exp/tundra:
Design System, start of the top module:
module System(
	clk,
	rst,
	mbed,
	select,
	GreenBlueServoOut,
	RedServoOut,
	BinRecycleServoOut,
	RedBlueServoOut,
	GreenOtherServoOut,
	dispenseBlueLED,
	dispenseComplete,
	dispenseGreenLED,
	dispenseRedLED,
	mainState,
	mbedOutput,
	results,
	sortBlueLED,
	sortComplete,
	sortGreenLED,
	sortRedLED
);
For scale: about 400 flip-flops, about 18,000 um^2 of cells after synthesis.
Settings: LEC_CHECK=0, CAP_MARGIN=20, CELL_PAD_IN_SITES_DETAIL_PLACEMENT=2, CELL_PAD_IN_SITES_GLOBAL_PLACEMENT=2, CORE_MARGIN=7, CORE_UTILIZATION=57, CTS_CLUSTER_DIAMETER=261, MIN_ROUTING_LAYER=met1, PLACE_DENSITY_LB_ADDON=0.2, SLEW_MARGIN=20; clock period 4.81 ns.
run.sh (not shown) runs the stock make flow with config.mk's settings and CLKGATE_MAP_FILE=.
No final results exist for exp/tundra, since it was stopped by error FLW-0024 during global placement without I/O (3_1_place_gp_skip_io).
The following lists how exp/garnet was set up differently from exp/tundra:
# exp/tundra
export LEC_CHECK = 0
export CAP_MARGIN = 20
export CELL_PAD_IN_SITES_DETAIL_PLACEMENT = 2
export CELL_PAD_IN_SITES_GLOBAL_PLACEMENT = 2
export CORE_MARGIN = 7
export CORE_UTILIZATION = 57
export CTS_CLUSTER_DIAMETER = 261
export MIN_ROUTING_LAYER = met1
export PLACE_DENSITY_LB_ADDON = 0.2
export SLEW_MARGIN = 20
create_clock -name core_clock -period 4.81 [get_ports {clk}]
# exp/garnet
export LEC_CHECK = 0
export CAP_MARGIN = 20
export CORE_MARGIN = 2
export CORE_UTILIZATION = 40
export SLEW_MARGIN = 20
create_clock -name core_clock -period 5.68 [get_ports {clk}]
### Flow results
exp/garnet was carried through to the last stage, and its layout satisfied the timing, DRC and antenna checks.
Relative to exp/tundra, die boundary width has gone up in exp/garnet.
The higher row count came out of exp/garnet.
exp/tundra fits on a die that is smaller than the die of exp/garnet.
Setup changes, exp/garnet to exp/umber
# exp/garnet
export LEC_CHECK = 0
export CAP_MARGIN = 20
export CORE_MARGIN = 2
export CORE_UTILIZATION = 40
export SLEW_MARGIN = 20
create_clock -name core_clock -period 5.68 [get_ports {clk}]
# exp/umber
export LEC_CHECK = 0
export CAP_MARGIN = 20
export CORE_MARGIN = 2
export CORE_UTILIZATION = 71
export CTS_CLUSTER_SIZE = 25
export SLEW_MARGIN = 20
create_clock -name core_clock -period 3.16 [get_ports {clk}]
Findings:
Horizontal die dimension was higher in the run labelled exp/garnet.
Comparing exp/garnet and exp/umber, the higher maximum net fanout on the critical path is on exp/garnet.
Diff exp/garnet and exp/umber: design area lower in exp/umber
Area added between synthesis and finish: exp/umber < exp/garnet
exp/umber vs. exp/garnet: overall power after layout saw an increase; maximum number of pins on one net before global-route repair saw a decrease.
--- input diff exp/umber..exp/delta ---
# exp/umber
export LEC_CHECK = 0
export CAP_MARGIN = 20
export CORE_MARGIN = 2
export CORE_UTILIZATION = 71
export CTS_CLUSTER_SIZE = 25
export SLEW_MARGIN = 20
create_clock -name core_clock -period 3.16 [get_ports {clk}]
# exp/delta
export LEC_CHECK = 0
export CAP_MARGIN = 20
export CORE_MARGIN = 2
export CORE_UTILIZATION = 72
export CTS_CLUSTER_SIZE = 23
export PLACE_DENSITY_LB_ADDON = 0.12
export SETUP_SLACK_MARGIN = 0.92
export SLEW_MARGIN = 20
create_clock -name core_clock -period 3.16 [get_ports {clk}]
==> results <==
The faster design of the two is exp/delta; exp/umber tops out lower.
exp/delta ends up with a post-detailed-routing wire length that is about 7% higher than in exp/umber.
exp/umber -> exp/delta: H-tree depth delta 0, exact match
TritonCTS buffer count in exp/delta is 2 higher than in exp/umber
From exp/delta to exp/umber, total nets after synthesis did not move at all.
Floorplan die area sits lower in exp/delta than in exp/umber.
Diff exp/umber -> exp/delta: cell count has increased, fraction of registers with async set/reset has remained practically unchanged.
In exp/delta, count of vias placed by the detailed router is higher than in exp/umber.
Comparing exp/umber and exp/delta, final total power is lower on exp/delta.

* * *

Setup of lane 1:
System again, from the RTL that the note above started with.
Settings: LEC_CHECK=0, ABC_AREA=1, CAP_MARGIN=20, CORE_ASPECT_RATIO=0.5, CORE_MARGIN=2, CORE_UTILIZATION=72, CTS_CLUSTER_DIAMETER=298, CTS_CLUSTER_SIZE=15, PLACE_DENSITY_LB_ADDON=0.18, SETUP_SLACK_MARGIN=0.95, SLEW_MARGIN=20; clock period 3.16 ns.
## Diff of input files: lane 2 against lane 1
Settings: removing ABC_AREA (formerly 1); removing CTS_CLUSTER_DIAMETER (formerly 298); removing CORE_ASPECT_RATIO (formerly 0.5); changing CTS_CLUSTER_SIZE from 15 to 25; changing PLACE_DENSITY_LB_ADDON from 0.18 to 0.19; changing SETUP_SLACK_MARGIN from 0.95 to 0.76.
## What came out
- Compared with lane 1, lane 2 shows a lower summed area of non-filler cells in the final layout.
- Changes observed in lane 2 relative to lane 1: clock network power share went up 11 points, layout overhead on the synthesized area saw an increase, final routed wirelength across all metal layers went down about 5%, tap cell count -20.
- Of lane 1 and lane 2, lane 2 shows the higher share of synthesized area occupied by flip-flops and latches, with lane 1 below it.
- Re combinational group power: lane 1 was higher than lane 2.
- Lane 2 vs. lane 1: post-synthesis mux area share picked up an extra 4.2 points; non-clock buffer count picked up an extra 13.
The following lists how lane 3 was set up differently from lane 2:
Settings: HOLD_SLACK_MARGIN newly set to -0.08; CTS_CLUSTER_SIZE changed from 25 to 10; SETUP_SLACK_MARGIN changed from 0.76 to 0.94; CTS_CLUSTER_DIAMETER newly set to 28; PLACE_DENSITY_LB_ADDON changed from 0.19 to 0.14.
==> comparison <==
Lane 3 completed; timing, DRC and antenna clean
The cell with the largest stage delay on the worst path comes out clkdlybuf4s50_1 in one run and or3b_2 in the other, namely in lane 2 and lane 3 respectively.
Max count of clock-buffer cells in the layout across lane 2 and lane 3: lane 3
Lane 3 reports a higher total routing resource utilization after global routing than lane 2 does.
Delta (lane 3 minus lane 2): maximum fanout encountered on the critical timing path rose by 2; non-clock buffer count rose by 17%; utilization of the core after routing rose by 6.7 points; routed wire length rose by 10000 um.
#### Input delta (lane 4 over lane 3)
Settings: swapping 0.94 for 0.93 in SETUP_SLACK_MARGIN; clearing CTS_CLUSTER_DIAMETER, which used to be 28; swapping -0.08 for 0.29 in HOLD_SLACK_MARGIN; swapping 0.14 for 0.17 in PLACE_DENSITY_LB_ADDON.
~same area after synthesis in lane 3 and lane 4. NOTE: number of clock-tree buffers in the layout in lane 4 falls short of that of lane 3. Taking lane 3 as the reference, in lane 4 clock period minus worst slack now smaller; worst supply voltage drop on vdd now smaller. From lane 3 to lane 4 the numbers moved as follows: power went down by 0.0044 W, register-to-register setup slack went up, layout buffer count excluding clock buffers went down, relative area change from synthesis to final layout down 9.8 points. Compared with lane 3, lane 4 shows met3 usage lower by 2.7 points.
#### Input delta (lane 5 over lane 4)
Settings: putting CTS_CLUSTER_DIAMETER at 354 where nothing was set; swapping 0.17 for 0.12 in PLACE_DENSITY_LB_ADDON; putting ABC_AREA at 0 where nothing was set.
Findings:
On global-route usage over all layers: lane 5 sits below lane 4.
Total routed wire length on the met1 layer (higher): lane 4
Diff lane 4 -> lane 5: wire length now sits lower; logic depth of the worst path, buffers included now sits higher.
Changes observed in lane 5 relative to lane 4: count of buffers inserted at the top-level ports flat; fraction of area in non-clock buffers ~0 delta.

* * *

System again, from the RTL that the note above started with.
clock: 5.91 ns
lec_check: 0
cap_margin: 20
core_margin: 2
core_utilization: 44
cts_cluster_diameter: 41
cts_cluster_size: 59
gpl_timing_driven: 1
setup_slack_margin: 0.84
slew_margin: 20
tns_end_percent: 20
Rerun with:
==> flow/config.mk (replaced) <==
export PLATFORM = sky130hd
export DESIGN_NAME = System
export DESIGN_NICKNAME = System
export VERILOG_FILES = /design/flow/design.v
export SDC_FILE = /design/flow/constraint.sdc
export NUM_CORES = 4
export LEC_CHECK = 0
export CAP_MARGIN = 20
export CORE_MARGIN = 2
export CORE_UTILIZATION = 68
export SLEW_MARGIN = 20
==> flow/constraint.sdc (replaced) <==
create_clock -name core_clock -period 7.93 [get_ports {clk}]
set_input_delay 1.5860 -clock core_clock [delete_from_list [all_inputs] [get_ports {clk}]]
set_output_delay 1.5860 -clock core_clock [all_outputs]
set_load 0.01 [all_outputs]
After rerunning: The changed run ran to the end with no violations; clock-buffer cell count shrinks by 8; sequential share of layout area grows by 1.8 points; worst setup slack improved by 1200 ps.
Rerun with:
--- a/flow/config.mk
+++ b/flow/config.mk
@@ -9,3 +9,3 @@
 export CORE_MARGIN = 2
-export CORE_UTILIZATION = 68
+export CORE_UTILIZATION = 65
 export SLEW_MARGIN = 20
==> flow/constraint.sdc (replaced) <==
create_clock -name core_clock -period 4.79 [get_ports {clk}]
set_input_delay 0.9580 -clock core_clock [delete_from_list [all_inputs] [get_ports {clk}]]
set_output_delay 0.9580 -clock core_clock [all_outputs]
set_load 0.01 [all_outputs]
Effect: Cell count climbs by about 0.5%. Via count drops by 1.1%. Combinational power climbs by 67%. Flip-flop count stays the same.
Rerun with:
--- a/flow/config.mk
+++ b/flow/config.mk
@@ -9,3 +9,3 @@
 export CORE_MARGIN = 2
-export CORE_UTILIZATION = 65
+export CORE_UTILIZATION = 35
 export SLEW_MARGIN = 20
==> flow/constraint.sdc (replaced) <==
create_clock -name core_clock -period 5.68 [get_ports {clk}]
set_input_delay 1.1360 -clock core_clock [delete_from_list [all_inputs] [get_ports {clk}]]
set_output_delay 1.1360 -clock core_clock [all_outputs]
set_load 0.01 [all_outputs]
Result: Setup slack gets better by 580 ps. Global-route usage is lower by 10 points. Die size came out higher by 83%.
Rerun with:
--- a/flow/config.mk
+++ b/flow/config.mk
@@ -7,5 +7,6 @@
 export LEC_CHECK = 0
+export ABC_AREA = 1
 export CAP_MARGIN = 20
 export CORE_MARGIN = 2
-export CORE_UTILIZATION = 35
+export CORE_UTILIZATION = 72
 export SLEW_MARGIN = 20
==> flow/constraint.sdc (replaced) <==
create_clock -name core_clock -period 12.1 [get_ports {clk}]
set_input_delay 2.4200 -clock core_clock [delete_from_list [all_inputs] [get_ports {clk}]]
set_output_delay 2.4200 -clock core_clock [all_outputs]
set_load 0.01 [all_outputs]
- design area went up by about 3.3%
- hold slack got worse by 35 ps
- area after synthesis went up by about 6%
- critical path depth went up by 1
- sequential power went down by 53%
- total power went down by 53%
- count of clock-buffer cells in the layout went down by 5
- wire length went up by 12%
Rerun with:
--- a/flow/config.mk
+++ b/flow/config.mk
@@ -10,3 +10,3 @@
 export CORE_MARGIN = 2
-export CORE_UTILIZATION = 72
+export CORE_UTILIZATION = 71
 export SLEW_MARGIN = 20
==> flow/constraint.sdc (replaced) <==
create_clock -name core_clock -period 7.29 [get_ports {clk}]
set_input_delay 1.4580 -clock core_clock [delete_from_list [all_inputs] [get_ports {clk}]]
set_output_delay 1.4580 -clock core_clock [all_outputs]
set_load 0.01 [all_outputs]
Die size rose by 1.4%.
Non-clock buffer count rose by 1.
Clock-buffer cell count fell by 4.
Design area barely changes.
Wire length fell by 1.4%.
Flip-flop count does not change.
Area after synthesis does not change.
Clock skew fell by 6.0 ps.
Power rose by about 60%.

* * *

== build 66 ==
System again, from the RTL that the note above started with.
make LEC_CHECK=0 ABC_AREA=1 CAP_MARGIN=20 CORE_MARGIN=2 CORE_UTILIZATION=72 CTS_CLUSTER_DIAMETER=396 SETUP_SLACK_MARGIN=0.36 SLEW_MARGIN=20 finish   # period 3.25 ns
Build 66 finished end to end and its layout was clean on timing, DRC and antenna.
Inputs modified between build 66 and build 93:
# build 66
export LEC_CHECK = 0
export ABC_AREA = 1
export CAP_MARGIN = 20
export CORE_MARGIN = 2
export CORE_UTILIZATION = 72
export CTS_CLUSTER_DIAMETER = 396
export SETUP_SLACK_MARGIN = 0.36
export SLEW_MARGIN = 20
create_clock -name core_clock -period 3.25 [get_ports {clk}]
# build 93
export LEC_CHECK = 0
export CAP_MARGIN = 20
export CORE_MARGIN = 2
export CORE_UTILIZATION = 40
export SLEW_MARGIN = 20
create_clock -name core_clock -period 10.0 [get_ports {clk}]
Notes after the runs:
Between build 66 and build 93, length of routed met2 wiring decreased. Diff build 93..build 66 | H-tree level count | negligible. Going from build 66 to build 93, routed wire length down 10%, part of the Yosys area used for sequential elements up 2.6 points, core utilization down 35 points.
#### Input delta (build 47 over build 93)
# build 93
export LEC_CHECK = 0
export CAP_MARGIN = 20
export CORE_MARGIN = 2
export CORE_UTILIZATION = 40
export SLEW_MARGIN = 20
create_clock -name core_clock -period 10.0 [get_ports {clk}]
# build 47
export LEC_CHECK = 0
export CAP_MARGIN = 20
export CORE_MARGIN = 2
export CORE_UTILIZATION = 72
export SETUP_SLACK_MARGIN = 0.59
export SLEW_MARGIN = 20
create_clock -name core_clock -period 3.42 [get_ports {clk}]
Findings:
Post-layout period usage of the worst path, build 47 and build 93: lower on build 93. Non-clock buffer count (build 47 vs. build 93) increases by more than 10%. Per the comparison of build 47 with build 93, power density normalized to cell area +about 200%, final routed wirelength across all metal layers +about 0.4%, cell area after layout -about 1.7%, maximum count of clock buffers along a single path ~0 delta.
#### Input delta (build 33 over build 47)
# build 47
export LEC_CHECK = 0
export CAP_MARGIN = 20
export CORE_MARGIN = 2
export CORE_UTILIZATION = 72
export SETUP_SLACK_MARGIN = 0.59
export SLEW_MARGIN = 20
create_clock -name core_clock -period 3.42 [get_ports {clk}]
# build 33
export LEC_CHECK = 0
export CAP_MARGIN = 20
export CORE_MARGIN = 2
export CORE_UTILIZATION = 72
export HOLD_SLACK_MARGIN = -0.08
export SETUP_SLACK_MARGIN = 0.77
export SLEW_MARGIN = 20
create_clock -name core_clock -period 3.16 [get_ports {clk}]
==> results <==
Build 47 vs build 33, last element of the critical path: mainState[1] vs b2v_inst3.count[5]. In the tables for build 47 and build 33, slew at the pin closest to its max-slew limit reads lower with build 47. Between build 47 and build 33, the difference in footprint of the flip-flops and latches is negligible. Against build 47, build 33 reports a final wirelength that is higher. | total of flip-flops plus latches after synthesis | build 47 vs build 33 | ≈ equal |. Final setup skew delta (build 47 -> build 33): insignificant. Measured against build 47, the count of clock-buffer cells in the layout of build 33 comes out at 0.836 times the reference value. In build 33, the wire length on met3 came out about 10% above the value in build 47. Diff build 47 -> build 33 | combinational power | up by more than 10%. Build 33 ends up with lower clock network fraction of design power than build 47 does. Re global-route wire length before repair: build 33 is 1.9% up on build 47.

* * *

run 1:
System again, from the RTL that the note above started with.
make LEC_CHECK=0 CAP_MARGIN=20 CORE_ASPECT_RATIO=0.93 CORE_MARGIN=2 CORE_UTILIZATION=72 CTS_CLUSTER_DIAMETER=378 CTS_CLUSTER_SIZE=10 HOLD_SLACK_MARGIN=0.29 PLACE_DENSITY_LB_ADDON=0.17 SETUP_SLACK_MARGIN=0.92 SLEW_MARGIN=40 finish   # period 3.16 ns
[inputs] run 2 vs run 1
Settings: changing SETUP_SLACK_MARGIN from 0.92 to 0.93; changing SLEW_MARGIN from 40 to 20; setting ABC_AREA to 0 for the first time; changing PLACE_DENSITY_LB_ADDON from 0.17 to 0.12; changing CTS_CLUSTER_DIAMETER from 378 to 61; removing CORE_ASPECT_RATIO (formerly 0.93).
## What came out
- Sort run 2 and run 1 by relative slew slack asc -> top: run 2
- Fraction of power consumed by sequential logic came out lower on run 2 than on run 1.
- The power per unit of standard cell area reported for run 2 is greater than that of run 1 by 0.76%.
- Status: sequential share of layout area parity (run 2, run 1)
Setup changes, run 2 to run 3
Settings: SETUP_SLACK_MARGIN: 0.93 -> 0.94; ABC_AREA: 0 -> unset; HOLD_SLACK_MARGIN: 0.29 -> -0.08; CTS_CLUSTER_DIAMETER: 61 -> unset; PLACE_DENSITY_LB_ADDON: 0.12 -> 0.2.
Results
Every stage of the flow completed for run 3, and the final layout passed the timing, DRC and antenna checks.
Run 3 gives more non-clock buffer count than run 2 did.
Between run 2 and run 3, the met2 global-route usage is higher for run 3.
Run 2 tops out at a lower clock frequency than run 3.
Looking at run 2 and run 3, the sequential share of cell area is a wash.
Re number of buffers inserted to repair setup after CTS: run 3 is 2 down on run 2.
Power and IR drop assume default switching activity.
